===== flow/design.v =====
module incline_sat(
    input [12:0] incline,
    output [9:0] incline_sat
);
assign incline_sat = (~incline[12] && |incline[12:9]) ? 10'h1FF : 
                    (incline[12] && ~(&incline[12:9])) ? 10'h200 : incline[9:0];
endmodule
module desiredDrive(
    input [11:0] avg_torque,
    input [4:0] cadence,
    input not_pedaling,
    input [12:0] incline,
    input [2:0] scale,
    output [11:0] target_curr
);
localparam TORQUE_MIN = 12'h380;
localparam TOO_SMALL = 5'h05;
logic [9:0] inc_sat;
incline_sat i1( .incline(incline), .incline_sat(inc_sat));
logic [10:0] incline_factor;
assign incline_factor = {inc_sat[9], inc_sat[9:0]} + 11'd256;
logic [8:0] incline_factor_limit;
assign incline_factor_limit = (incline_factor[10] == 1'b1) ? 9'h000 : (incline_factor[9]) ? 9'h1FF : incline_factor[8:0];
logic [5:0] cadence_factor;
assign cadence_factor = (|cadence[4:1]) ? ({1'b0, cadence} + 6'd32) : 6'h00;
logic [12:0]torque_off;
assign torque_off = {1'b0, avg_torque} - {1'b0, TORQUE_MIN};
logic [12:0] torque_pos;
assign torque_pos = (torque_off[12] == 1'b1) ? 12'h000 : torque_off[11:0];
logic [30:0]assist_prod;
assign assist_prod = not_pedaling ? 30'h00000000 : (torque_pos * incline_factor_limit * cadence_factor * scale);
assign target_curr = (|assist_prod[29:27]) ? 12'hFFF : assist_prod[26:15];
endmodule
module desiredDrive_reg(
    input clk, rst_n,
    input [11:0] avg_torque,
    input [4:0] cadence,
    input not_pedaling,
    input [12:0] incline,
    input [2:0] scale,
    output logic [11:0] target_curr
);
logic [11:0] avg_torque_r;
logic [4:0] cadence_r;
logic not_pedaling_r;
logic [12:0] incline_r;
logic [2:0] scale_r;
logic [11:0] target_curr_nxt;
always_ff @(posedge clk, negedge rst_n) begin
    if (!rst_n) begin
        avg_torque_r <= 12'h000;
        cadence_r <= 5'h00;
        not_pedaling_r <= 1'b0;
        incline_r <= 13'h0000;
        scale_r <= 3'h0;
    end
    else begin
        avg_torque_r <= avg_torque;
        cadence_r <= cadence;
        not_pedaling_r <= not_pedaling;
        incline_r <= incline;
        scale_r <= scale;
    end
end
desiredDrive iDD(.avg_torque(avg_torque_r), .cadence(cadence_r), .not_pedaling(not_pedaling_r),
                 .incline(incline_r), .scale(scale_r), .target_curr(target_curr_nxt));
always_ff @(posedge clk, negedge rst_n) begin
    if (!rst_n)
        target_curr <= 12'h000;
    else
        target_curr <= target_curr_nxt;
end
endmodule

===== flow/run.sh =====
#!/bin/bash
# the make line also repeats each setting of config.mk as NAME=value (left out here)
make -C /OpenROAD-flow-scripts/flow DESIGN_CONFIG=/design/flow/config.mk WORK_HOME=/design/flow/orfs CLKGATE_MAP_FILE= finish

===== flow/config.mk =====
export PLATFORM = sky130hd
export DESIGN_NAME = desiredDrive_reg
export DESIGN_NICKNAME = desiredDrive_reg
export VERILOG_FILES = /design/flow/design.v
export SDC_FILE = /design/flow/constraint.sdc
export NUM_CORES = 4
export LEC_CHECK = 0
export ABC_AREA = 1
export CAP_MARGIN = 20
export CORE_ASPECT_RATIO = 1.25
export CORE_MARGIN = 2
export CORE_UTILIZATION = 40
export CTS_CLUSTER_DIAMETER = 312
export CTS_CLUSTER_SIZE = 94
export PLACE_DENSITY = 0.44
export SLEW_MARGIN = 20
export TNS_END_PERCENT = 10

===== flow/constraint.sdc =====
create_clock -name core_clock -period 13.0 [get_ports {clk}]
set_input_delay 2.6000 -clock core_clock [delete_from_list [all_inputs] [get_ports {clk}]]
set_output_delay 2.6000 -clock core_clock [all_outputs]
set_load 0.01 [all_outputs]

==> results of run 1 <==
==> through the flow <==
step / instances / cell area (µm²)
after floorplan: 1514 / 11230
after global placement: 1895 / 12080
after detailed placement: 1895 / 12080
after CTS: 1903 / 12240
after global routing: 1908 / 12370
final: 1908 / 12370
==> area by class of cell <==
class / instances / share of cell area [%]
multi-input cells: 1120 / 71.55
clock inverters: 3 / 0.1921
inverters: 326 / 9.960
clock buffers: 5 / 1.011
repair buffers: 58 / 4.449
well taps: 350 / 3.539
flip-flops and latches: 46 / 9.302
==> what timing repair did <==
| action | 4_1_cts | 5_1_grt |
|---|---|---|
| pin swaps | 0 | 2 |
| resized | 2 | 24 |
| hold endpoints to repair | 0 | 0 |
| buffers inserted | 0 | 5 |
| endpoints found under the setup margin | 12 | 12 |
==> per-layer routing <==
layer  wire length (µm)  vias up  share of wire [%]
li1                   -     4682                  -
met1              11750     4659                 38
met2              17090      126                 56
met3                642       61                2.1
met4               1121        0                3.7
met5                  0        -                  0
==> metrics.yaml, run 1 <==
startpoint: "incline_r[9]$_DFF_PN0_"
numSynthFlops: 46
layout.area.seq_um2: 1151
place_ws_ns: 0.03226
combGateArea_um2: 8853
coreArea_um2: 27650
fp_nets: 1833
grt_pass1_vias: 10370
relSlewSlack_pct: 35.83
synth_top_cell_by_area: "fa_1"
grt_pass1_wl_mm: 51.74
common_cells: "nand2_1, inv_1, nor2_1, fa_1, ha_1"
vias: 9528
ff_type: "dfrtp_1"
dr.pass1.iters: 5
worst_setup_path_end_kind: "register"
crit_path_end: "target_curr[0]$_DFF_PN0_"
r2r-start: "incline_r[9]$_DFF_PN0_"
cp_num_buf_inv: 11
cp.depth: 57
via_per_inst: 4.994
dr.first_iter.drc_count: 352
slowest_delay_ns: 0.55
cap_violations: 0
drc_errors: 0
status: "complete, no violations"
nets: 1876
async_reset_ff_share_pct: 100.0
n_antenna_cell: 0
hold_violations: 0
crit_family: "adder cells"
holdPathEnd: "target_curr[5]$_DFF_PN0_"
rsz0062_at_grt: "false"
fp-row-count: 68
use_met1_pct: 24.30
yosysChipArea_um2: 11230
tns_ns: 0
port_buffers: 47
die_y_um: 191.3
synth_compound_gate_area_share_pct: 7.788
cp.arrival_ns: 12.20
ys_cells: 1514
grt_max_degree: 47
top_area_share_pct: 31.02
openroad.warnings: 31
cts_tree: "built"
cts_inserted_buffers: 5
clk_path_buf_depth: 2
track_usage_pct: 22.03
setup_violations: 0
cp-start-kind: "register"
min-delay-path-class: "reg -> reg"
edf_count: 0
synth.distinct_cells: 42
period_needed_ns: 12.03
tightest_slew_ns: 0.9626
mux_share_pct: 0
fin_util_pct: 44.75
cts-root-buf: "clkbuf_16"
grt_use_met2_pct: 44.01
syn-cell-area_um2: 11230
grt_util_met3_pct: 2.108
critical_path_class: "reg -> reg"
r2r_cells: 57
hold_path.startpoint: "not_pedaling_r$_DFF_PN0_"
grt_overflow: 0
routed_wl_mm: 30.61
die_area_um2: 29440
worst_slack_ns: 0.9671
hold_slack_ns: 0.7366
syn_inst: 1514
reg2reg_slack_ns: 0.97
fa_ha_area_share_pct: 43.16
fmax_mhz: 83.11
initial_core_util_pct: 40.61
drv_slew: 0
ios: 48
fp.dieW_um: 153.9
clk_pin_slew_ns: 0.07
synthSimpleGateAreaFrac_pct: 24.38
skew_ns: 0.003925
areaGrowthSynthToFinish_pct: 10.20
ys_top_cells_by_area: "fa_1, ha_1, nand2_1"
synth_seq_share_pct: 10.25
cts.sinks: 46
netlist_logic_family_top: "adder cells"
clk_latency_ns: 0.29
crit_fanout: 12
slowest_stage: "fa_1"
htreeDepth: 2
yosysWarnings: 1
globalplace.congestion: 0.9068
hpwl_mm: 27.18
finalClockPeriodUsage_pct: 92.56
whs_path_depth: 3
antenna_found_initial: 0
postCtsHoldBufs: 0
synth.avg_cell_area_um2: 7.417
xor_share_pct: 2.574
r2r-end: "target_curr[0]$_DFF_PN0_"
ant_nets: 0
required_ns: 13.17
wire_per_inst_um: 16.04
fillers: 2914
grt-busiest-layer: "met2"
top_cell: "nand2_1"
==> run 2, diff against run 1 <==
Settings changed: CORE_ASPECT_RATIO 1.25 to not set, CORE_UTILIZATION 40 to 63, CTS_CLUSTER_DIAMETER 312 to not set, CTS_CLUSTER_SIZE 94 to not set, PLACE_DENSITY 0.44 to not set, TNS_END_PERCENT 10 to 20.
Clock period 13.0 ns to 8.8 ns, I/O delays scaled along.
==> run 2 against run 1 <==
  * The layout now fails its checks (negative setup slack)
  * Critical path depth increased by 3
  * Synthesized cell count stayed put
  * First-iteration DRC count increased to 2.9 times the previous value
==> metrics.yaml, run 2 <==
hpwl_mm: 27.02  # was 27.18 mm
grt_pass1_wl_mm: 56.00  # was 51.74 mm
coreArea_um2: 17360  # was 27650 µm²
clk_latency_ns: 0.31  # was 0.29 ns
fp_nets: 1833  # unchanged
cp.depth: 60  # was 57
grt_overflow: 0  # unchanged
cts_tree: "built"  # unchanged
grt_max_degree: 47  # unchanged
cts_inserted_buffers: 5  # unchanged
ys_top_cells_by_area: "fa_1, ha_1, nand2_1"  # unchanged
status: "failed layout checks"  # was complete, no violations
dr.first_iter.drc_count: 1011  # was 352
period_needed_ns: 11.33  # was 12.03 ns
syn_inst: 1514  # unchanged
reg2reg_slack_ns: -2.53  # was 0.97 ns
async_reset_ff_share_pct: 100.0  # unchanged
wire_per_inst_um: 17.88  # was 16.04 µm
ant_nets: 0  # unchanged
routed_wl_mm: 37.13  # was 30.61 mm
cts.sinks: 46  # unchanged
combGateArea_um2: 9752  # was 8853 µm²
ios: 48  # unchanged
n_antenna_cell: 0  # unchanged
top_area_share_pct: 31.02  # unchanged
vias: 11820  # was 9528
globalplace.congestion: 0.9608  # was 0.9068
finalClockPeriodUsage_pct: 128.7  # was 92.56%
drc_errors: 0  # unchanged
cap_violations: 0  # unchanged
synth_top_cell_by_area: "fa_1"  # unchanged
fmax_mhz: 88.26  # was 83.11 MHz
placed_cells_incl_taps: 2034  # was 1895
antenna_found_initial: 0  # unchanged
synthSimpleGateAreaFrac_pct: 24.38  # unchanged
die_y_um: 137.5  # was 191.3 µm
crit_path_end: "target_curr[1]$_DFF_PN0_"  # was target_curr[0]$_DFF_PN0_
worst_slack_ns: -2.530  # was 0.9671 ns
layout.area.seq_um2: 1151  # unchanged
r2r_cells: 60  # was 57
ff_type: "dfrtp_1"  # unchanged
clk_pin_slew_ns: 0.08  # was 0.07 ns
edf_count: 0  # unchanged
slowest_delay_ns: 0.60  # was 0.55 ns
initial_core_util_pct: 64.70  # was 40.61%
track_usage_pct: 37.64  # was 22.03%
die_area_um2: 18910  # was 29440 µm²
critical_path_class: "reg -> reg"  # unchanged
fp-row-count: 48  # was 68
areaGrowthSynthToFinish_pct: 37.75  # was 10.20%
via_per_inst: 5.691  # was 4.994
grt_pass1_vias: 12040  # was 10370
cp_num_buf_inv: 15  # was 11
r2r-end: "target_curr[1]$_DFF_PN0_"  # was target_curr[0]$_DFF_PN0_
min-delay-path-class: "reg -> reg"  # unchanged
whs_path_depth: 3  # unchanged
stdcell_count: 2077  # was 1908
required_ns: 8.98  # was 13.17 ns
crit_fanout: 6  # was 12
numSynthFlops: 46  # unchanged
setup_violations: 12  # was 0
cp-start-kind: "register"  # unchanged
cp.arrival_ns: 11.51  # was 12.20 ns
synth_seq_share_pct: 10.25  # unchanged
netlist_logic_family_top: "adder cells"  # unchanged
syn-cell-area_um2: 11230  # unchanged
worst_setup_path_end_kind: "register"  # unchanged
drv_slew: 0  # unchanged
slowest_stage: "fa_2"  # was fa_1
fa_ha_area_share_pct: 43.16  # unchanged
crit_top_cell: "fa_1"
mux_share_pct: 0  # unchanged
relSlewSlack_pct: 40.29  # was 35.83%
rsz0062_at_grt: "true"  # was false
skew_ns: 0.01730  # was 0.003925 ns
nets: 2170  # was 1876
xor_share_pct: 2.574  # unchanged
fillers: 898  # was 2914
top_cell: "nand2_1"  # unchanged
common_cells: "nand2_1, inv_1, nor2_1, fa_1, ha_1"  # unchanged
ys_cells: 1514  # unchanged
clk_path_buf_depth: 2  # unchanged
r2r-start: "incline_r[9]$_DFF_PN0_"  # unchanged
startpoint: "incline_r[9]$_DFF_PN0_"  # unchanged
hold_path.startpoint: "not_pedaling_r$_DFF_PN0_"  # unchanged
cts-root-buf: "clkbuf_16"  # unchanged
port_buffers: 47  # unchanged
holdPathEnd: "target_curr[5]$_DFF_PN0_"  # unchanged
fp.dieW_um: 137.5  # was 153.9 µm
crit_family: "adder cells"  # unchanged
htreeDepth: 2  # unchanged
dr.pass1.iters: 6  # was 5
synth.distinct_cells: 42  # unchanged
tightest_slew_ns: 0.8957  # was 0.9626 ns
violatedChecks: "negative setup slack"
hold_violations: 0  # unchanged
openroad.warnings: 34  # was 31
synth.avg_cell_area_um2: 7.417  # unchanged
yosysChipArea_um2: 11230  # unchanged
yosysWarnings: 1  # unchanged
synth_compound_gate_area_share_pct: 7.788  # unchanged
[run 2: timing repair]
item,CTS,global route
gates resized,44,123
pin swaps,27,74
setup endpoints to repair,12,12
gates cloned,1,0
buffers inserted,13,21
hold buffers,0,0
[run 2: cell type report]
cell class	count	share of cell area, %
clock inverter	3	0.1537
timing repair buffer	352	18.69
tap	225	1.820
sequential	46	7.442
inverter	326	8.040
multi-input combinational	1120	63.04
clock buffer	5	0.8089
[run 2: through the flow]
step                area (µm²)  TNS, ns  util, %  hold WS, ns  worst slack [ns]
detailed placement       14370   -26.84    82.77       0.6371            -2.264
floorplan                11670   -15.16        -       0.5508            -1.288
finish                   15470   -29.98    89.12       0.6743            -2.530
CTS                      14840   -25.75    85.49       0.6517            -2.186
global placement         14370   -24.44    82.77       0.6301            -2.056
global route             15470   -36.13    89.12       0.7186            -3.040
[run 2: per-layer routing]
layer,share of wire (%),routed length (µm),track usage (%)
met5,0,0,0
met1,35,12970,44.37
met4,6.4,2369,18.50
met2,50,18560,66.14
met3,8.7,3231,6.659
==> run 3, diff against run 2 <==
Settings changed: ABC_AREA 1 to 0, CAP_MARGIN 20 to 15, CORE_UTILIZATION 63 to 72, GPL_ROUTABILITY_DRIVEN set to 0, GPL_TIMING_DRIVEN set to 1, MAX_ROUTING_LAYER set to met4, PLACE_DENSITY_LB_ADDON set to 0.24, SETUP_SLACK_MARGIN set to 2.13, SLEW_MARGIN 20 to 35, TNS_END_PERCENT 20 to 90.
Clock period 8.8 ns to 8.24 ns, I/O delays scaled along.
==> run 3 against run 2 <==
  * The flow now stops in global routing
  * Die size down 13%
  * Synthesized area down 1.2%
  * Synthesized cell count down 13%
==> metrics.yaml, run 3 <==
fp_nets: 1643  # was 1833
die_y_um: 128.1  # was 137.5 µm
ios: 48  # unchanged
top_cell: "inv_1"  # was nand2_1
ys_top_cells_by_area: "fa_1, ha_1, dfrtp_1"  # was fa_1, ha_1, nand2_1
cts-root-buf: "clkbuf_16"  # unchanged
cts.sinks: 46  # unchanged
yosysWarnings: 1  # unchanged
syn_inst: 1324  # was 1514
common_cells: "inv_1, nand2_1, fa_1, ha_1, nor2_1"  # was nand2_1, inv_1, nor2_1, fa_1, ha_1
lastStage: "global routing"
fp-row-count: 45  # was 48
initial_core_util_pct: 73.25  # was 64.70%
synth.distinct_cells: 65  # was 42
hpwl_mm: 29.21  # was 27.02 mm
fp.dieW_um: 128.1  # was 137.5 µm
syn-cell-area_um2: 11090  # was 11230 µm²
clk_path_buf_depth: 2  # unchanged
synth_top_cell_by_area: "fa_1"  # unchanged
fa_ha_area_share_pct: 43.69  # was 43.16%
numSynthFlops: 46  # unchanged
top_area_share_pct: 31.40  # was 31.02%
yosysChipArea_um2: 11090  # was 11230 µm²
htreeDepth: 2  # unchanged
mux_share_pct: 0.5526  # was 0%
error: "[ERROR GRT-0116] Global routing finished with congestion. Check the congestion regions in the DRC Viewer."
track_usage_pct: 84.20
ff_type: "dfrtp_1"  # unchanged
edf_count: 0  # unchanged
status: "did not finish"  # was failed layout checks
xor_share_pct: 3.552  # was 2.574%
coreArea_um2: 15150  # was 17360 µm²
synth_compound_gate_area_share_pct: 11.50  # was 7.788%
netlist_logic_family_top: "adder cells"  # unchanged
synth_seq_share_pct: 10.38  # was 10.25%
port_buffers: 47  # unchanged
die_area_um2: 16420  # was 18910 µm²
grt_overflow: 170
placed_cells_incl_taps: 1778  # was 2034
synthSimpleGateAreaFrac_pct: 20.48  # was 24.38%
async_reset_ff_share_pct: 100.0  # unchanged
cts_inserted_buffers: 5  # unchanged
synth.avg_cell_area_um2: 8.379  # was 7.417 µm²
ys_cells: 1324  # was 1514
place_ws_ns: -3.561  # was -2.264 ns
[run 3: what timing repair did]
item,CTS
hold buffers,0
setup buffers,23
gates cloned,1
gates resized,113
setup endpoints to repair,12
pin swaps,60
[run 3: per-stage QoR]
step	cell area, µm²	util [%]	TNS, ns
floorplan	11360	-	-28.17
global placement	13820	91.23	-34.62
detailed placement	13820	91.24	-42.43
CTS	14680	96.93	-40.69
[run 3: routing by layer]
layer / overflow / GRT usage (%)
met3: 1 / 64.36
met1: 3 / 81.57
met5: - / -
met2: 103 / 99.37
met4: 63 / 89.85
==> run 4, diff against run 3 <==
Settings changed: ABC_AREA 0 to not set, CAP_MARGIN 15 to 20, CORE_UTILIZATION 72 to 65, GPL_ROUTABILITY_DRIVEN 0 to not set, GPL_TIMING_DRIVEN 1 to not set, MAX_ROUTING_LAYER met4 to not set, PLACE_DENSITY_LB_ADDON 0.24 to not set, SETUP_SLACK_MARGIN 2.13 to not set, SLEW_MARGIN 35 to 20, TNS_END_PERCENT 90 to not set.
Clock period 8.24 ns to 10.1 ns, I/O delays scaled along.
==> run 4 against run 3 <==
  * Die size up 10%
  * Synthesized cell count unchanged
  * Now fails the layout checks on negative setup slack
  * Synthesized area unchanged
==> metrics.yaml, run 4 <==
top_cell: "inv_1"  # unchanged
period_needed_ns: 11.73
worst_setup_path_end_kind: "register"
r2r-end: "target_curr[3]$_DFF_PN0_"
synth.avg_cell_area_um2: 8.379  # unchanged
synth.distinct_cells: 65  # unchanged
die_area_um2: 18130  # was 16420 µm²
globalplace.congestion: 0.9291
dr.first_iter.drc_count: 1065
cp_num_buf_inv: 14
skew_ns: 0.02000
fp.dieW_um: 134.6  # was 128.1 µm
cp.arrival_ns: 11.90
fp_nets: 1643  # unchanged
top_area_share_pct: 31.40  # unchanged
synth_seq_share_pct: 10.38  # unchanged
wire_per_inst_um: 19.08
cp-start-kind: "register"
violatedChecks: "negative setup slack"
crit_path_end: "target_curr[3]$_DFF_PN0_"
fmax_mhz: 85.24
ys_top_cells_by_area: "fa_1, ha_1, dfrtp_1"  # unchanged
synth_compound_gate_area_share_pct: 11.50  # unchanged
cp.depth: 56
crit_top_cell: "inv_1"
synth_top_cell_by_area: "fa_1"  # unchanged
hold_violations: 0
cts_tree: "built"
r2r_cells: 56
crit_fanout: 6
htreeDepth: 2  # unchanged
worst_slack_ns: -1.631
synthSimpleGateAreaFrac_pct: 20.48  # unchanged
min-delay-path-class: "reg -> reg"
dr.pass1.iters: 6
ant_nets: 0
whs_path_depth: 1
die_y_um: 134.6  # was 128.1 µm
initial_core_util_pct: 66.66  # was 73.25%
critical_path_class: "reg -> reg"
fp-row-count: 47  # was 45
relSlewSlack_pct: 24.30
grt_overflow: 0
vias: 10970
cts-root-buf: "clkbuf_16"  # unchanged
clk_path_buf_depth: 2  # unchanged
xor_share_pct: 3.552  # unchanged
edf_count: 0  # unchanged
syn_inst: 1324  # unchanged
coreArea_um2: 16640  # was 15150 µm²
grt_max_degree: 47
openroad.warnings: 34
syn-cell-area_um2: 11090  # unchanged
reg2reg_slack_ns: -1.63
slowest_delay_ns: 0.56
clk_pin_slew_ns: 0.07
postCtsHoldBufs: 0  # unchanged
startpoint: "incline_r[11]$_DFF_PN0_"
crit_family: "adder cells"
n_antenna_cell: 0
ys_cells: 1324  # unchanged
nets: 1945
fillers: 778
fin_util_pct: 89.57
drc_errors: 0
mux_share_pct: 0.5526  # unchanged
areaGrowthSynthToFinish_pct: 34.36
clk_latency_ns: 0.32
antenna_found_initial: 0
r2r-start: "incline_r[11]$_DFF_PN0_"
yosysWarnings: 1  # unchanged
grt_pass1_vias: 11190
track_usage_pct: 36.71
hpwl_mm: 23.29  # was 29.21 mm
ios: 48  # unchanged
hold_slack_ns: 0.8861
async_reset_ff_share_pct: 100.0  # unchanged
yosysChipArea_um2: 11090  # unchanged
cap_violations: 0
via_per_inst: 5.937
ff_type: "dfrtp_1"  # unchanged
port_buffers: 47  # unchanged
routed_wl_mm: 35.24
setup_violations: 12
numSynthFlops: 46  # unchanged
common_cells: "inv_1, nand2_1, fa_1, ha_1, nor2_1"  # unchanged
fa_ha_area_share_pct: 43.69  # unchanged
tightest_slew_ns: 1.132
drv_slew: 0
rsz0062_at_grt: "true"
status: "failed layout checks"  # was did not finish
grt_pass1_wl_mm: 52.87
finalClockPeriodUsage_pct: 116.1
netlist_logic_family_top: "adder cells"  # unchanged
slowest_stage: "fa_1"
cts_inserted_buffers: 5  # unchanged
holdPathEnd: "target_curr[1]$_DFF_PN0_"
cts.sinks: 46  # unchanged
hold_path.startpoint: "not_pedaling_r$_DFF_PN0_"
required_ns: 10.27
==> run 4: cell type report <==
| type | count | area [µm²] | share of cell area [%] |
|---|---|---|---|
| Clock inverter | 3 | 27.53 | 0.1847 |
| Clock buffer | 5 | 125.1 | 0.8393 |
| Timing Repair Buffer | 333 | 2691 | 18.05 |
| Multi-Input combinational cell | 991 | 9702 | 65.08 |
| Sequential cell | 46 | 1151 | 7.722 |
| Tap cell | 220 | 275.3 | 1.847 |
| Inverter | 249 | 934.6 | 6.270 |
==> run 4: repair_timing <==
item                                    CTS  global route
gates resized                            52            86
endpoints found under the setup margin   12            12
setup buffers                            42            16
cloned                                    2             0
pin swaps                                49            84
==> run 4: stage by stage <==
stage	std cells	TNS [ns]	area, µm²	worst slack, ns
after floorplan	1324	-5.846	11360	-0.5030
after global placement	1780	-12.95	13640	-1.093
after detailed placement	1780	-15.57	13640	-1.329
after CTS	1831	-13.44	14370	-1.127
after global routing	1847	-22.91	14910	-1.926
final	1847	-19.37	14910	-1.631
==> run 4: per-layer routing <==
metal	share of wire (%)	GRT usage, %
met5	0	0
met4	5.9	14.56
met3	8.3	7.095
met2	48	61.17
met1	38	47.48
==> run 5, diff against run 4 <==
Settings changed: CELL_PAD_IN_SITES_DETAIL_PLACEMENT set to 2, CORE_ASPECT_RATIO set to 1.27, CORE_UTILIZATION 65 to 23, CTS_CLUSTER_SIZE set to 36, PLACE_DENSITY set to 0.78.
Clock period 10.1 ns to 18.1 ns, I/O delays scaled along.
==> run 5 against run 4 <==
  * Now clean on timing, DRC and antenna
  * Flip-flop count unchanged
  * Setup slack gained 4.2 ns
  * Non-clock buffer count fell by 280
  * Global-route usage fell by 15 points
  * Hold slack worse by 0.097 ns
  * Clock skew down 0.011 ns
  * Synthesized cell count unchanged
  * Critical endpoint is now target_curr[2]$_DFF_PN0_
  * Largest cell class unchanged
  * Sequential share of layout area grew 1.5 points
  * Synthesized area stayed put
==> metrics.yaml, run 5 <==
ff_type: "dfrtp_1"  # unchanged
numSynthFlops: 46  # unchanged
via_per_inst: 5.172  # was 5.937
r2r-start: "incline_r[11]$_DFF_PN0_"  # unchanged
dr.first_iter.drc_count: 786  # was 1065
syn-cell-area_um2: 11090  # unchanged
yosysChipArea_um2: 11090  # unchanged
mux_share_pct: 0.5526  # unchanged
fp_nets: 1643  # unchanged
initial_core_util_pct: 23.29  # was 66.66%
hpwl_mm: 43.41  # was 23.29 mm
fp.dieW_um: 198.9  # was 134.6 µm
vias: 10300  # was 10970
cp.arrival_ns: 15.70  # was 11.90 ns
track_usage_pct: 21.89  # was 36.71%
drv_slew: 0  # unchanged
rsz0062_at_grt: "false"  # was true
synth_seq_share_pct: 10.38  # unchanged
cts_inserted_buffers: 5  # unchanged
r2r_cells: 50  # was 56
hold_slack_ns: 0.7894  # was 0.8861 ns
placed_cells_incl_taps: 1983  # was 1780
routed_wl_mm: 53.35  # was 35.24 mm
reg2reg_slack_ns: 2.54  # was -1.63 ns
ys_top_cells_by_area: "fa_1, ha_1, dfrtp_1"  # unchanged
hold_path.startpoint: "not_pedaling_r$_DFF_PN0_"  # unchanged
grt_pass1_wl_mm: 79.88  # was 52.87 mm
fmax_mhz: 64.28  # was 85.24 MHz
tightest_slew_ns: 1.138  # was 1.132 ns
cp.depth: 50  # was 56
coreArea_um2: 47630  # was 16640 µm²
skew_ns: 0.009421  # was 0.02000 ns
cp-start-kind: "register"  # unchanged
startpoint: "incline_r[11]$_DFF_PN0_"  # unchanged
cts_resized: 0  # was 52
common_cells: "inv_1, nand2_1, fa_1, ha_1, nor2_1"  # unchanged
netlist_logic_family_top: "adder cells"  # unchanged
port_buffers: 47  # unchanged
ios: 48  # unchanged
cts.sinks: 46  # unchanged
htreeDepth: 2  # unchanged
holdPathEnd: "target_curr[11]$_DFF_PN0_"  # was target_curr[1]$_DFF_PN0_
top_area_share_pct: 31.40  # unchanged
status: "complete, no violations"  # was failed layout checks
min-delay-path-class: "reg -> reg"  # unchanged
tns_ns: 0  # was -19.37 ns
wire_per_inst_um: 26.79  # was 19.08 µm
clk_pin_slew_ns: 0.08  # was 0.07 ns
synth_top_cell_by_area: "fa_1"  # unchanged
setup_violations: 0  # was 12
ys_cells: 1324  # unchanged
cp_num_buf_inv: 7  # was 14
fp-row-count: 90  # was 47
crit_fanout: 12  # was 6
worst_setup_path_end_kind: "register"  # unchanged
clk_latency_ns: 0.33  # was 0.32 ns
drc_errors: 0  # unchanged
postCtsHoldBufs: 0  # unchanged
relSlewSlack_pct: 24.13  # was 24.30%
openroad.warnings: 29  # was 34
grt_max_degree: 47  # unchanged
r2r-end: "target_curr[2]$_DFF_PN0_"  # was target_curr[3]$_DFF_PN0_
stdcell_count: 1991  # was 1847
cts-root-buf: "clkbuf_16"  # unchanged
syn_inst: 1324  # unchanged
cts_setup_buffers: 0  # was 42
period_needed_ns: 15.56  # was 11.73 ns
die_y_um: 251.5  # was 134.6 µm
top_cell: "inv_1"  # unchanged
yosysWarnings: 1  # unchanged
slowest_delay_ns: 0.83  # was 0.56 ns
cap_violations: 0  # unchanged
areaGrowthSynthToFinish_pct: 12.03  # was 34.36%
slowest_stage: "a21oi_1"  # was fa_1
finalClockPeriodUsage_pct: 85.95  # was 116.1%
crit_family: "adder cells"  # unchanged
async_reset_ff_share_pct: 100.0  # unchanged
grt_overflow: 0  # unchanged
required_ns: 18.24  # was 10.27 ns
critical_path_class: "reg -> reg"  # unchanged
fa_ha_area_share_pct: 43.69  # unchanged
clk_path_buf_depth: 2  # unchanged
globalplace.congestion: 0.9229  # was 0.9291
synth.avg_cell_area_um2: 8.379  # unchanged
dr.pass1.iters: 5  # was 6
synth.distinct_cells: 65  # unchanged
n_antenna_cell: 0  # unchanged
synth_compound_gate_area_share_pct: 11.50  # unchanged
crit_path_end: "target_curr[2]$_DFF_PN0_"  # was target_curr[3]$_DFF_PN0_
hold_violations: 0  # unchanged
whs_path_depth: 1  # unchanged
die_area_um2: 50020  # was 18130 µm²
cts_tree: "built"  # unchanged
xor_share_pct: 3.552  # unchanged
antenna_found_initial: 0  # unchanged
edf_count: 0  # unchanged
ant_nets: 0  # unchanged
grt_pass1_vias: 12550  # was 11190
synthSimpleGateAreaFrac_pct: 20.48  # unchanged
nets: 1665  # was 1945
==> run 5: routing by layer <==
metal  global-route usage (%)  share of wire, %
met2                    39.66                52
met3                    4.598               5.1
met5                        0                 0
met4                    16.29               8.6
met1                    21.85                34
==> run 5: area by class of cell <==
| class | count | area, µm² |
|---|---|---|
| Clock buffer | 5 | 125.1 |
| Clock inverter | 3 | 48.80 |
| Fill cell | 5437 | 35200 |
| Inverter | 249 | 934.6 |
| Multi-Input combinational cell | 991 | 8853 |
| Sequential cell | 46 | 1151 |
| Tap cell | 644 | 805.8 |
| Timing Repair Buffer | 53 | 510.5 |
==> run 5: through the flow <==
step | worst slack [ns] | utilization [%] | instance area, µm²
global placement | 5.437 | 25.72 | 12250
floorplan | 6.682 | - | 11090
global route | 1.999 | 26.09 | 12430
CTS | 3.108 | 26.09 | 12430
detailed placement | 3.253 | 25.72 | 12250
finish | 2.543 | 26.09 | 12430
==> run 6, diff against run 5 <==
Settings changed: ABC_AREA set to 0, CAP_MARGIN 20 to 15, CELL_PAD_IN_SITES_DETAIL_PLACEMENT 2 to not set, CORE_ASPECT_RATIO 1.27 to not set, CORE_UTILIZATION 23 to 60, CTS_CLUSTER_SIZE 36 to not set, GPL_ROUTABILITY_DRIVEN set to 1, GPL_TIMING_DRIVEN set to 1, MAX_ROUTING_LAYER set to met4, PLACE_DENSITY 0.78 to not set, SLEW_MARGIN 20 to 35, TNS_END_PERCENT set to 90.
Clock period 18.1 ns to 9.35 ns, I/O delays scaled along.
==> run 6 against run 5 <==
  * Now fails the layout checks on negative setup slack
  * Cell count decreased by 5.6%
  * First-iteration DRC count fell by 23%
  * Non-clock buffer count is 303 higher
  * Die size shrank 61%
  * Synthesized cell count unchanged
==> metrics.yaml, run 6 <==
crit_fanout: 8  # was 12
track_usage_pct: 34.14  # was 21.89%
placed_cell_area_um2: 13960  # was 12250 µm²
port_buffers: 47  # unchanged
ios: 48  # unchanged
cap_violations: 0  # unchanged
use_met1_pct: 43.57  # was 21.85%
grt_use_met2_pct: 57.92  # was 39.66%
crit_path_end: "target_curr[2]$_DFF_PN0_"  # unchanged
reg2reg_slack_ns: -1.94  # was 2.54 ns
n_antenna_cell: 0  # unchanged
worst_slack_ns: -1.943  # was 2.543 ns
critical_path_class: "reg -> reg"  # unchanged
globalplace.congestion: 0.9359  # was 0.9229
r2r_cells: 52  # was 50
common_cells: "inv_1, nand2_1, fa_1, ha_1, nor2_1"  # unchanged
via_per_inst: 5.630  # was 5.172
slowest_stage: "fa_1"  # was a21oi_1
cp_num_buf_inv: 10  # was 7
hold_violations: 0  # unchanged
cts.sinks: 46  # unchanged
r2r-end: "target_curr[2]$_DFF_PN0_"  # unchanged
fa_ha_area_share_pct: 43.69  # unchanged
syn-cell-area_um2: 11090  # unchanged
grt_max_degree: 47  # unchanged
slowest_delay_ns: 0.55  # was 0.83 ns
top_cell: "inv_1"  # unchanged
fp.dieW_um: 140.0  # was 198.9 µm
xor_share_pct: 3.552  # unchanged
period_needed_ns: 11.29  # was 15.56 ns
routed_wl_mm: 32.12  # was 53.35 mm
cts-root-buf: "clkbuf_16"  # unchanged
worst_setup_path_end_kind: "register"  # unchanged
yosysChipArea_um2: 11090  # unchanged
grt-busiest-layer: "met2"  # unchanged
fp_nets: 1643  # unchanged
synth.avg_cell_area_um2: 8.379  # unchanged
coreArea_um2: 18020  # was 47630 µm²
clk_latency_ns: 0.31  # was 0.33 ns
drv_slew: 0  # unchanged
numSynthFlops: 46  # unchanged
rsz0062_at_grt: "true"  # was false
crit_family: "adder cells"  # unchanged
cp-start-kind: "register"  # unchanged
fin_util_pct: 84.77  # was 26.09%
die_area_um2: 19590  # was 50020 µm²
hpwl_mm: 24.06  # was 43.41 mm
edf_count: 0  # unchanged
syn_inst: 1324  # unchanged
nets: 1968  # was 1665
antenna_found_initial: 0  # unchanged
top_area_share_pct: 31.40  # unchanged
relSlewSlack_pct: 37.14  # was 24.13%
grt_util_met3_pct: 4.786  # was 4.598%
cp.depth: 52  # was 50
cp.arrival_ns: 11.46  # was 15.70 ns
min-delay-path-class: "reg -> reg"  # unchanged
finalClockPeriodUsage_pct: 120.8  # was 85.95%
synth_seq_share_pct: 10.38  # unchanged
clk_path_buf_depth: 2  # unchanged
grt_pass1_wl_mm: 53.06  # was 79.88 mm
ff_type: "dfrtp_1"  # unchanged
ys_top_cells_by_area: "fa_1, ha_1, dfrtp_1"  # unchanged
ant_nets: 0  # unchanged
startpoint: "incline_r[11]$_DFF_PN0_"  # unchanged
synthSimpleGateAreaFrac_pct: 20.48  # unchanged
synth.distinct_cells: 65  # unchanged
holdPathEnd: "target_curr[9]$_DFF_PN0_"  # was target_curr[11]$_DFF_PN0_
setup_violations: 12  # was 0
status: "failed layout checks"  # was complete, no violations
crit_top_cell: "fa_1"
yosysWarnings: 1  # unchanged
die_y_um: 140.0  # was 251.5 µm
cts_inserted_buffers: 5  # unchanged
vias: 10580  # was 10300
cts_tree: "built"  # unchanged
ys_cells: 1324  # unchanged
synth_compound_gate_area_share_pct: 11.50  # unchanged
tightest_slew_ns: 0.9398  # was 1.138 ns
required_ns: 9.52  # was 18.24 ns
skew_ns: 0.009651  # was 0.009421 ns
grt_pass1_vias: 11330  # was 12550
synth_top_cell_by_area: "fa_1"  # unchanged
fillers: 1074  # was 5437
drc_errors: 0  # unchanged
whs_path_depth: 1  # unchanged
clk_pin_slew_ns: 0.08  # about the same
wire_per_inst_um: 17.09  # was 26.79 µm
fmax_mhz: 88.55  # was 64.28 MHz
final_area_um2: 15280  # was 12430 µm²
htreeDepth: 2  # unchanged
openroad.warnings: 34  # was 29
async_reset_ff_share_pct: 100.0  # unchanged
grt_overflow: 0  # unchanged
dr.first_iter.drc_count: 606  # was 786
mux_share_pct: 0.5526  # unchanged
netlist_logic_family_top: "adder cells"  # unchanged
dr.pass1.iters: 5  # unchanged
violatedChecks: "negative setup slack"
hold_path.startpoint: "not_pedaling_r$_DFF_PN0_"  # unchanged
initial_core_util_pct: 61.55  # was 23.29%
fp-row-count: 49  # was 90
areaGrowthSynthToFinish_pct: 37.72  # was 12.03%
r2r-start: "incline_r[11]$_DFF_PN0_"  # unchanged
==> run 6: final cells by class <==
type / instances / area, µm² / share of cell area [%]
Clock buffer: 5 / 125.1 / 0.8189
Clock inverter: 3 / 27.53 / 0.1802
Inverter: 249 / 937.1 / 6.133
Multi-Input combinational cell: 991 / 9889 / 64.72
Sequential cell: 46 / 1152 / 7.542
Tap cell: 229 / 286.5 / 1.875
Timing Repair Buffer: 356 / 2861 / 18.73
==> run 6: routing by layer <==
layer | wire [µm] | part of all wire [%] | vias up
met4 | 782 | 2.4 | 0
met3 | 2160 | 6.7 | 59
met1 | 12990 | 40 | 5271
met2 | 16190 | 50 | 386
li1 | - | - | 4862
met5 | 0 | 0 | -
==> run 6: timing repair <==
| action | CTS | global route |
|---|---|---|
| resized | 104 | 71 |
| setup endpoints to repair | 12 | 12 |
| buffers inserted | 26 | 16 |
| gates cloned | 1 | 0 |
| pin swaps | 66 | 48 |
| hold buffers | 0 | 0 |
==> run 6: metrics by stage <==
step                      hold slack [ns]  setup WS, ns  TNS (ns)  cells
final                              0.7905        -1.943    -23.04   1879
after global routing               0.8463        -2.378    -28.10   1879
after floorplan                    0.5013        -1.253    -14.85   1324
after CTS                          0.7868        -1.630    -19.24   1865
after detailed placement           0.7490        -2.137    -25.29   1831
after global placement             0.7530        -1.813    -21.56   1831
==> run 7, diff against run 6 <==
Settings changed: ABC_AREA 0 to not set, CAP_MARGIN 15 to 20, CORE_UTILIZATION 60 to 62, CTS_CLUSTER_SIZE set to 28, GPL_ROUTABILITY_DRIVEN 1 to not set, GPL_TIMING_DRIVEN 1 to not set, MAX_ROUTING_LAYER met4 to not set, SLEW_MARGIN 35 to 20, TNS_END_PERCENT 90 to not set.
Clock period 9.35 ns to 5.06 ns, I/O delays scaled along.
==> run 7 against run 6 <==
  * Hold slack is essentially flat
  * Still fails the layout checks on negative setup slack
  * Clock-buffer cell count is the same
  * Setup slack lost 4.2 ns
  * Highest routed layer unchanged
  * Routed wire length shrank 7.7%
  * Global-route usage shrank 0.24 points
  * Via count shrank 3.1%
  * Synthesized cell count is the same
==> metrics.yaml, run 7 <==
fin_util_pct: 82.48  # was 84.77%
cp.depth: 54  # was 52
top_cell: "inv_1"  # unchanged
required_ns: 5.23  # was 9.52 ns
crit_path_end: "target_curr[0]$_DFF_PN0_"  # was target_curr[2]$_DFF_PN0_
cp-start-kind: "register"  # unchanged
fp.dieW_um: 137.8  # was 140.0 µm
synth_seq_share_pct: 10.38  # unchanged
antenna_found_initial: 0  # unchanged
synth_top_cell_by_area: "fa_1"  # unchanged
r2r_cells: 54  # was 52
vias: 10250  # was 10580
openroad.warnings: 34  # unchanged
slowest_delay_ns: 0.58  # was 0.55 ns
netlist_logic_family_top: "adder cells"  # unchanged
violatedChecks: "negative setup slack"  # unchanged
clk_latency_ns: 0.33  # was 0.31 ns
wire_per_inst_um: 16.13  # was 17.09 µm
synthSimpleGateAreaFrac_pct: 20.48  # unchanged
ant_nets: 0  # unchanged
cp.arrival_ns: 11.42  # was 11.46 ns
globalplace.congestion: 0.9947  # was 0.9359
skew_ns: 0.03035  # was 0.009651 ns
fp-row-count: 48  # was 49
async_reset_ff_share_pct: 100.0  # unchanged
dr.first_iter.drc_count: 648  # was 606
drc_errors: 0  # unchanged
relSlewSlack_pct: 31.91  # was 37.14%
grt_pass1_vias: 10840  # was 11330
ys_top_cells_by_area: "fa_1, ha_1, dfrtp_1"  # unchanged
crit_top_cell: "fa_1"  # unchanged
dr.pass1.iters: 5  # unchanged
worst_slack_ns: -6.186  # was -1.943 ns
n_antenna_cell: 0  # unchanged
mux_share_pct: 0.5526  # unchanged
r2r-end: "target_curr[0]$_DFF_PN0_"  # was target_curr[2]$_DFF_PN0_
die_y_um: 137.8  # was 140.0 µm
cp_num_buf_inv: 14  # was 10
fa_ha_area_share_pct: 43.69  # unchanged
numSynthFlops: 46  # unchanged
critical_path_class: "reg -> reg"  # unchanged
htreeDepth: 2  # unchanged
top_area_share_pct: 31.40  # unchanged
grt_pass1_wl_mm: 50.50  # was 53.06 mm
cts.sinks: 46  # unchanged
die_area_um2: 18980  # was 19590 µm²
startpoint: "incline_r[11]$_DFF_PN0_"  # unchanged
hold_violations: 0  # unchanged
ff_type: "dfrtp_1"  # unchanged
period_needed_ns: 11.25  # was 11.29 ns
routed_wl_mm: 29.63  # was 32.12 mm
synth_compound_gate_area_share_pct: 11.50  # unchanged
hpwl_mm: 24.00  # was 24.06 mm
met1_length_mm: 12.50  # was 12.99 mm
areaGrowthSynthToFinish_pct: 29.48  # was 37.72%
synth.avg_cell_area_um2: 8.379  # unchanged
clk_path_buf_depth: 2  # unchanged
edf_count: 0  # unchanged
r2r-start: "incline_r[11]$_DFF_PN0_"  # unchanged
xor_share_pct: 3.552  # unchanged
yosysWarnings: 1  # unchanged
wl_met2_mm: 14.24  # was 16.19 mm
finalClockPeriodUsage_pct: 222.3  # was 120.8%
routed-wl-met3_mm: 2.053  # was 2.160 mm
cts-root-buf: "clkbuf_16"  # unchanged
track_usage_pct: 33.90  # was 34.14%
fmax_mhz: 88.92  # was 88.55 MHz
initial_core_util_pct: 63.70  # was 61.55%
grt_overflow: 0  # unchanged
top_layer: "met4"  # unchanged
tightest_slew_ns: 1.021  # was 0.9398 ns
setup_violations: 12  # unchanged
crit_family: "adder cells"  # unchanged
fp_nets: 1643  # unchanged
grt_max_degree: 47  # unchanged
slowest_stage: "fa_1"  # unchanged
ios: 48  # unchanged
reg2reg_slack_ns: -6.19  # was -1.94 ns
nets: 1930  # was 1968
cap_violations: 0  # unchanged
synth.distinct_cells: 65  # unchanged
min-delay-path-class: "in -> async"  # was reg -> reg
syn_inst: 1324  # unchanged
syn-cell-area_um2: 11090  # unchanged
coreArea_um2: 17420  # was 18020 µm²
tns_ns: -73.95  # was -23.04 ns
hold_slack_ns: 0.7908  # was 0.7905 ns
worst_setup_path_end_kind: "register"  # unchanged
ys_cells: 1324  # unchanged
yosysChipArea_um2: 11090  # unchanged
clk_pin_slew_ns: 0.11  # was 0.08 ns
crit_fanout: 6  # was 8
rsz0062_at_grt: "true"  # unchanged
via_per_inst: 5.581  # was 5.630
cts_inserted_buffers: 5  # unchanged
cts_tree: "built"  # unchanged
common_cells: "inv_1, nand2_1, fa_1, ha_1, nor2_1"  # unchanged
drv_slew: 0  # unchanged
status: "failed layout checks"  # unchanged
port_buffers: 47  # unchanged
[run 7: timing repair]
action	4_1_cts	5_1_grt
gates cloned	2	1
pin swaps	20	11
gates resized	36	17
hold buffers	0	0
setup endpoints to repair	12	12
buffers inserted	9	4
[run 7: metrics by stage]
stage | area [µm²] | worst slack (ns) | cells
2_1_floorplan | 11360 | -5.543 | 1324
3_3_place_gp | 13840 | -6.121 | 1814
3_5_place_dp | 13840 | -6.388 | 1814
4_1_cts | 14260 | -6.100 | 1833
5_1_grt | 14370 | -6.782 | 1837
6_report | 14370 | -6.186 | 1837
[run 7: routing by layer]
metal | vias to the layer above | GRT usage, %
met2 | 358 | 56.66
met1 | 5044 | 43.64
met3 | 72 | 7.726
met4 | 0 | 11.39
met5 | - | 0
li1 | 4779 | -
[run 7: layout make-up]
cell class                 instances  area [µm²]
clock buffer                       5       125.1
clock inverter                     3       27.53
fill                            1158        3052
inverter                         249       934.6
multi-input combinational        991        9308
sequential                        46        1151
tap                              225       281.5
timing repair buffer             318        2537
==> run 8, diff against run 7 <==
Settings changed: ABC_AREA set to 0, CAP_MARGIN 20 to 0, CORE_UTILIZATION 62 to 72, CTS_CLUSTER_SIZE 28 to 63, GPL_ROUTABILITY_DRIVEN set to 1, GPL_TIMING_DRIVEN set to 1, MAX_ROUTING_LAYER set to met4, PLACE_DENSITY_LB_ADDON set to 0.0, SLEW_MARGIN 20 to 35, TNS_END_PERCENT set to 90.
Clock period 5.06 ns to 11.2 ns, I/O delays scaled along.
==> run 8 against run 7 <==
  * The layout still fails its checks (negative setup slack)
  * Maximum frequency shrank 11%
  * Non-clock buffer count fell by 86
  * Critical path depth decreased by 7
  * Cell count is 6.6% lower
  * Clock-buffer cell count stayed put
  * Routed wire length is 45% higher
  * Critical endpoint is now target_curr[1]$_DFF_PN0_
  * Highest routed layer unchanged
==> metrics.yaml, run 8 <==
status: "failed layout checks"  # unchanged
violatedChecks: "negative setup slack"  # unchanged
fp.dieW_um: 128.1  # was 137.8 µm
worst_setup_path_end_kind: "register"  # unchanged
cts.sinks: 46  # unchanged
cp-start-kind: "register"  # unchanged
cts_tree: "built"  # unchanged
cts-root-buf: "clkbuf_16"  # unchanged
ys_top_cells_by_area: "fa_1, ha_1, dfrtp_1"  # unchanged
tightest_slew_ns: 1.050  # was 1.021 ns
clk_pin_slew_ns: 0.08  # was 0.11 ns
cts_inserted_buffers: 5  # unchanged
grt_pass1_vias: 11100  # was 10840
edf_count: 0  # unchanged
reg2reg_slack_ns: -1.41  # was -6.19 ns
syn-cell-area_um2: 11090  # unchanged
holdPathEnd: "target_curr[6]$_DFF_PN0_"
whs_path_depth: 1
synth_compound_gate_area_share_pct: 11.50  # unchanged
yosysWarnings: 1  # unchanged
nets: 1844  # was 1930
areaGrowthSynthToFinish_pct: 27.17  # was 29.48%
drc_errors: 0  # unchanged
fp-row-count: 45  # was 48
crit_top_cell: "fa_1"  # unchanged
synth.avg_cell_area_um2: 8.379  # unchanged
required_ns: 11.35  # was 5.23 ns
port_buffers: 47  # unchanged
crit_fanout: 7  # was 6
hold_violations: 0  # unchanged
cap_violations: 0  # unchanged
track_usage_pct: 41.70  # was 33.90%
finalClockPeriodUsage_pct: 112.6  # was 222.3%
postCtsHoldBufs: 0  # unchanged
clk_path_buf_depth: 2  # unchanged
cp.depth: 47  # was 54
wire_per_inst_um: 25.05  # was 16.13 µm
clk_latency_ns: 0.34  # was 0.33 ns
common_cells: "inv_1, nand2_1, fa_1, ha_1, nor2_1"  # unchanged
synth_seq_share_pct: 10.38  # unchanged
hold_path.startpoint: "not_pedaling_r$_DFF_PN0_"
grt_max_degree: 47  # unchanged
fp_nets: 1643  # unchanged
initial_core_util_pct: 73.25  # was 63.70%
grt_pass1_wl_mm: 52.35  # was 50.50 mm
fin_util_pct: 93.15  # was 82.48%
vias: 11960  # was 10250
ys_cells: 1324  # unchanged
xor_share_pct: 3.552  # unchanged
cp.arrival_ns: 12.76  # was 11.42 ns
crit_path_end: "target_curr[1]$_DFF_PN0_"  # was target_curr[0]$_DFF_PN0_
setup_violations: 12  # unchanged
grt_overflow: 0  # unchanged
drv_slew: 0  # unchanged
ant_nets: 0  # unchanged
top_cell: "inv_1"  # unchanged
die_y_um: 128.1  # was 137.8 µm
yosysChipArea_um2: 11090  # unchanged
r2r_cells: 47  # was 54
antenna_found_initial: 2  # was 0
dr.pass1.iters: 8  # was 5
via_per_inst: 6.969  # was 5.581
ios: 48  # unchanged
startpoint: "incline_r[11]$_DFF_PN0_"  # unchanged
routed_wl_mm: 42.98  # was 29.63 mm
async_reset_ff_share_pct: 100.0  # unchanged
r2r-start: "incline_r[11]$_DFF_PN0_"  # unchanged
slowest_stage: "fa_1"  # unchanged
mux_share_pct: 0.5526  # unchanged
worst_slack_ns: -1.412  # was -6.186 ns
htreeDepth: 2  # unchanged
synthSimpleGateAreaFrac_pct: 20.48  # unchanged
numSynthFlops: 46  # unchanged
critical_path_class: "reg -> reg"  # unchanged
synth_top_cell_by_area: "fa_1"  # unchanged
syn_inst: 1324  # unchanged
coreArea_um2: 15150  # was 17420 µm²
min-delay-path-class: "reg -> reg"  # was in -> async
ff_type: "dfrtp_1"  # unchanged
fa_ha_area_share_pct: 43.69  # unchanged
globalplace.congestion: 1.004  # was 0.9947
hpwl_mm: 21.63  # was 24.00 mm
synth.distinct_cells: 65  # unchanged
openroad.warnings: 30  # was 34
period_needed_ns: 12.61  # was 11.25 ns
skew_ns: 0.02148  # was 0.03035 ns
top_area_share_pct: 31.40  # unchanged
dr.first_iter.drc_count: 1762  # was 648
crit_family: "adder cells"  # unchanged
cp_num_buf_inv: 12  # was 14
relSlewSlack_pct: 29.79  # was 31.91%
die_area_um2: 16420  # was 18980 µm²
netlist_logic_family_top: "adder cells"  # unchanged
slowest_delay_ns: 0.72  # was 0.58 ns
r2r-end: "target_curr[1]$_DFF_PN0_"  # was target_curr[0]$_DFF_PN0_
rsz0062_at_grt: "true"  # unchanged
fmax_mhz: 79.29  # was 88.92 MHz
==> run 8: cell type report <==
type / instances / area, µm²
multi-input cells: 991 / 9744
repair buffers: 232 / 1881
flip-flops and latches: 46 / 1155
fillers: 506 / 1037
inverters: 249 / 934.6
well taps: 188 / 235.2
clock buffers: 5 / 125.1
clock inverters: 3 / 28.78
diodes: 2 / 5.005
==> run 8: repair_timing <==
action | CTS | global route
pin swaps | 68 | 69
gates resized | 80 | 102
endpoints found under the hold margin | 0 | 0
setup buffers | 12 | 22
gates cloned | 1 | 0
setup endpoints to repair | 12 | 12
==> run 8: metal layers <==
| metal | up-vias | GRT usage, % | wire, µm |
|---|---|---|---|
| li1 | 4616 | - | - |
| met1 | 5574 | 48.97 | 13510 |
| met2 | 1231 | 69.55 | 19220 |
| met3 | 538 | 8.514 | 5515 |
| met4 | 0 | 18.94 | 4736 |
| met5 | - | - | 0 |
==> run 8: per-stage QoR <==
| step | instance area, µm² | hold slack, ns | std cells | setup slack, ns | setup TNS (ns) |
|---|---|---|---|---|---|
| 6_report | 14110 | 0.8824 | 1716 | -1.412 | -16.02 |
| 5_1_grt | 14110 | 0.9007 | 1716 | -1.860 | -21.58 |
| 4_1_cts | 13400 | 0.7486 | 1693 | 0.01707 | 0 |
| 3_5_place_dp | 12780 | 0.7499 | 1672 | -0.5007 | -5.820 |
| 3_3_place_gp | 12780 | 0.7279 | 1672 | -0.1586 | -1.854 |
| 2_1_floorplan | 11110 | 0.5013 | 1324 | 0.001640 | 0 |
==> run 9, diff against run 8 <==
Settings changed: ABC_AREA 0 to 1, CTS_CLUSTER_SIZE 63 to 22, GPL_ROUTABILITY_DRIVEN 1 to not set, GPL_TIMING_DRIVEN 1 to not set, MAX_ROUTING_LAYER met4 to not set, PLACE_DENSITY_LB_ADDON 0.0 to not set, SLEW_MARGIN 35 to 20, TNS_END_PERCENT 90 to not set.
Clock period 11.2 ns to 9.94 ns, I/O delays scaled along.
==> run 9 against run 8 <==
  * The flow now stops in clock tree synthesis
  * Synthesized area increased by 1.2%
  * Die size increased by 1.2%
  * Synthesized cell count increased by 14%
==> metrics.yaml, run 9 <==
port_buffers: 47  # unchanged
coreArea_um2: 15200  # was 15150 µm²
edf_count: 0  # unchanged
error: "[ERROR DPL-0033] detailed placement checks failed during check placement."
top_cell: "nand2_1"  # was inv_1
synth_top_cell_by_area: "fa_1"  # unchanged
yosysChipArea_um2: 11230  # was 11090 µm²
async_reset_ff_share_pct: 100.0  # unchanged
numSynthFlops: 46  # unchanged
netlist_logic_family_top: "adder cells"  # unchanged
die_y_um: 128.9  # was 128.1 µm
synth.avg_cell_area_um2: 7.417  # was 8.379 µm²
top_area_share_pct: 31.02  # was 31.40%
mux_share_pct: 0  # was 0.5526%
placed_cell_area_um2: 14110  # was 12780 µm²
syn_inst: 1514  # was 1324
fp-row-count: 45  # unchanged
ios: 48  # unchanged
synth_compound_gate_area_share_pct: 7.788  # was 11.50%
synth_seq_share_pct: 10.25  # was 10.38%
ys_cells: 1514  # was 1324
fp.dieW_um: 128.9  # was 128.1 µm
synth.distinct_cells: 42  # was 65
hpwl_mm: 31.40  # was 21.63 mm
status: "did not finish"  # was failed layout checks
ys_top_cells_by_area: "fa_1, ha_1, nand2_1"  # was fa_1, ha_1, dfrtp_1
syn-cell-area_um2: 11230  # was 11090 µm²
lastStage: "clock tree synthesis"
xor_share_pct: 2.574  # was 3.552%
globalplace.congestion: 0.9981  # was 1.004
fa_ha_area_share_pct: 43.16  # was 43.69%
ff_type: "dfrtp_1"  # unchanged
common_cells: "nand2_1, inv_1, nor2_1, fa_1, ha_1"  # was inv_1, nand2_1, fa_1, ha_1, nor2_1
yosysWarnings: 1  # unchanged
synthSimpleGateAreaFrac_pct: 24.38  # was 20.48%
die_area_um2: 16610  # was 16420 µm²
fp_nets: 1833  # was 1643
initial_core_util_pct: 73.87  # was 73.25%
[run 9: metrics by stage]
| step | cells | worst slack (ns) |
|---|---|---|
| after floorplan | 1514 | -0.1379 |
| after global placement | 1965 | -0.8714 |
| after detailed placement | 1965 | -1.386 |
==> run 10, diff against run 9 <==
Settings changed: ABC_AREA 1 to 0, CAP_MARGIN 0 to 40, CTS_CLUSTER_DIAMETER set to 229, CTS_CLUSTER_SIZE 22 to 86, GPL_ROUTABILITY_DRIVEN set to 1, GPL_TIMING_DRIVEN set to 1, MAX_ROUTING_LAYER set to met4, PLACE_DENSITY set to 0.38, SLEW_MARGIN 20 to 35, TNS_END_PERCENT set to 90.
Clock period 9.94 ns to 11.0 ns, I/O delays scaled along.
==> run 10 against run 9 <==
  * The layout now fails its checks (negative setup slack)
  * Die size decreased by 1.2%
  * Synthesized area decreased by 1.2%
  * Synthesized cell count decreased by 13%
==> metrics.yaml, run 10 <==
r2r-end: "target_curr[1]$_DFF_PN0_"
slowest_delay_ns: 0.58
crit_path_end: "target_curr[1]$_DFF_PN0_"
cts_inserted_buffers: 5
crit_family: "adder cells"
die_y_um: 128.1  # was 128.9 µm
fmax_mhz: 81.28
coreArea_um2: 15150  # was 15200 µm²
yosysWarnings: 1  # unchanged
clk_latency_ns: 0.33
startpoint: "incline_r[11]$_DFF_PN0_"
ant_nets: 0
status: "failed layout checks"  # was did not finish
synth_compound_gate_area_share_pct: 11.50  # was 7.788%
ys_cells: 1324  # was 1514
worst_setup_path_end_kind: "register"
rsz0062_at_grt: "true"
cts_tree: "built"
worst_slack_ns: -1.303
cap_violations: 0
period_needed_ns: 12.30
fp.dieW_um: 128.1  # was 128.9 µm
ios: 48  # unchanged
fp-row-count: 45  # unchanged
hpwl_mm: 22.71  # was 31.40 mm
track_usage_pct: 47.24
htreeDepth: 2
cts-root-buf: "clkbuf_16"
cts.sinks: 46
grt_pass1_wl_mm: 58.73
synth.distinct_cells: 65  # was 42
postCtsHoldBufs: 0
dr.first_iter.drc_count: 2013
top_cell: "inv_1"  # was nand2_1
die_area_um2: 16420  # was 16610 µm²
synth.avg_cell_area_um2: 8.379  # was 7.417 µm²
nets: 1872
relSlewSlack_pct: 47.53
synth_seq_share_pct: 10.38  # was 10.25%
ys_top_cells_by_area: "fa_1, ha_1, dfrtp_1"  # was fa_1, ha_1, nand2_1
cp_num_buf_inv: 16
dr.pass1.iters: 15
grt_util_met3_pct: 11.89
min-delay-path-class: "reg -> reg"
synth_top_cell_by_area: "fa_1"  # unchanged
r2r-start: "incline_r[11]$_DFF_PN0_"
common_cells: "inv_1, nand2_1, fa_1, ha_1, nor2_1"  # was nand2_1, inv_1, nor2_1, fa_1, ha_1
crit_fanout: 6
crit_top_cell: "fa_1"
place_ws_ns: -0.7285  # was -1.386 ns
antenna_found_initial: 1
edf_count: 0  # unchanged
drc_errors: 0
violatedChecks: "negative setup slack"
skew_ns: 0.02703
fa_ha_area_share_pct: 43.69  # was 43.16%
initial_core_util_pct: 73.25  # was 73.87%
clk_path_buf_depth: 2
slowest_stage: "fa_1"
ff_type: "dfrtp_1"  # unchanged
setup_violations: 12
netlist_logic_family_top: "adder cells"  # unchanged
xor_share_pct: 3.552  # was 2.574%
tightest_slew_ns: 0.7871
finalClockPeriodUsage_pct: 111.8
hold_violations: 0
syn_inst: 1324  # was 1514
hold_path.startpoint: "not_pedaling_r$_DFF_PN0_"
syn-cell-area_um2: 11090  # was 11230 µm²
fp_nets: 1643  # was 1833
port_buffers: 47  # unchanged
use_met1_pct: 52.89
reg2reg_slack_ns: -1.30
r2r_cells: 50
grt_overflow: 0
drv_slew: 0
routed_wl_mm: 45.14
yosysChipArea_um2: 11090  # was 11230 µm²
required_ns: 11.16
globalplace.congestion: 0.9913  # was 0.9981
openroad.warnings: 33
grt_use_met2_pct: 77.29
clk_pin_slew_ns: 0.08
critical_path_class: "reg -> reg"
fin_util_pct: 94.59
grt_max_degree: 47
grt-busiest-layer: "met2"
top_area_share_pct: 31.40  # was 31.02%
grt_pass1_vias: 12080
numSynthFlops: 46  # unchanged
mux_share_pct: 0.5526  # was 0%
async_reset_ff_share_pct: 100.0  # unchanged
cp-start-kind: "register"
vias: 12490
synthSimpleGateAreaFrac_pct: 20.48  # was 24.38%
areaGrowthSynthToFinish_pct: 29.13
tns_ns: -15.21
holdPathEnd: "target_curr[6]$_DFF_PN0_"
cp.arrival_ns: 12.46
cp.depth: 50
whs_path_depth: 1
wire_per_inst_um: 25.90
via_per_inst: 7.166
run 10: routing by layer:
layer	part of all wire, %	wire, µm
met5	0	0
met4	12	5389
met3	14	6543
met2	43	19460
met1	30	13750
run 10: cell type report:
class                           instances  area (µm²)
Timing Repair Buffer                  260        2116
Multi-Input combinational cell        991        9731
Tap cell                              188       235.2
Inverter                              249       934.6
Antenna cell                            1       2.502
Clock buffer                            5       125.1
Sequential cell                        46        1154
Fill cell                             437       819.5
Clock inverter                          3       28.78
run 10: timing repair:
item,4_1_cts,5_1_grt
endpoints found under the setup margin,12,12
buffers inserted,22,16
pin swaps,121,23
gates resized,150,32
cloned,1,0
run 10: through the flow:
| step | std cells | instance area [µm²] | hold WS (ns) |
|---|---|---|---|
| 2_1_floorplan | 1324 | 11160 | 0.5013 |
| 3_5_place_dp | 1696 | 13020 | 0.7657 |
| 5_1_grt | 1743 | 14330 | 0.9067 |
| 6_report | 1743 | 14330 | 0.8713 |
| 3_3_place_gp | 1696 | 13020 | 0.7401 |
| 4_1_cts | 1725 | 14030 | 0.8229 |
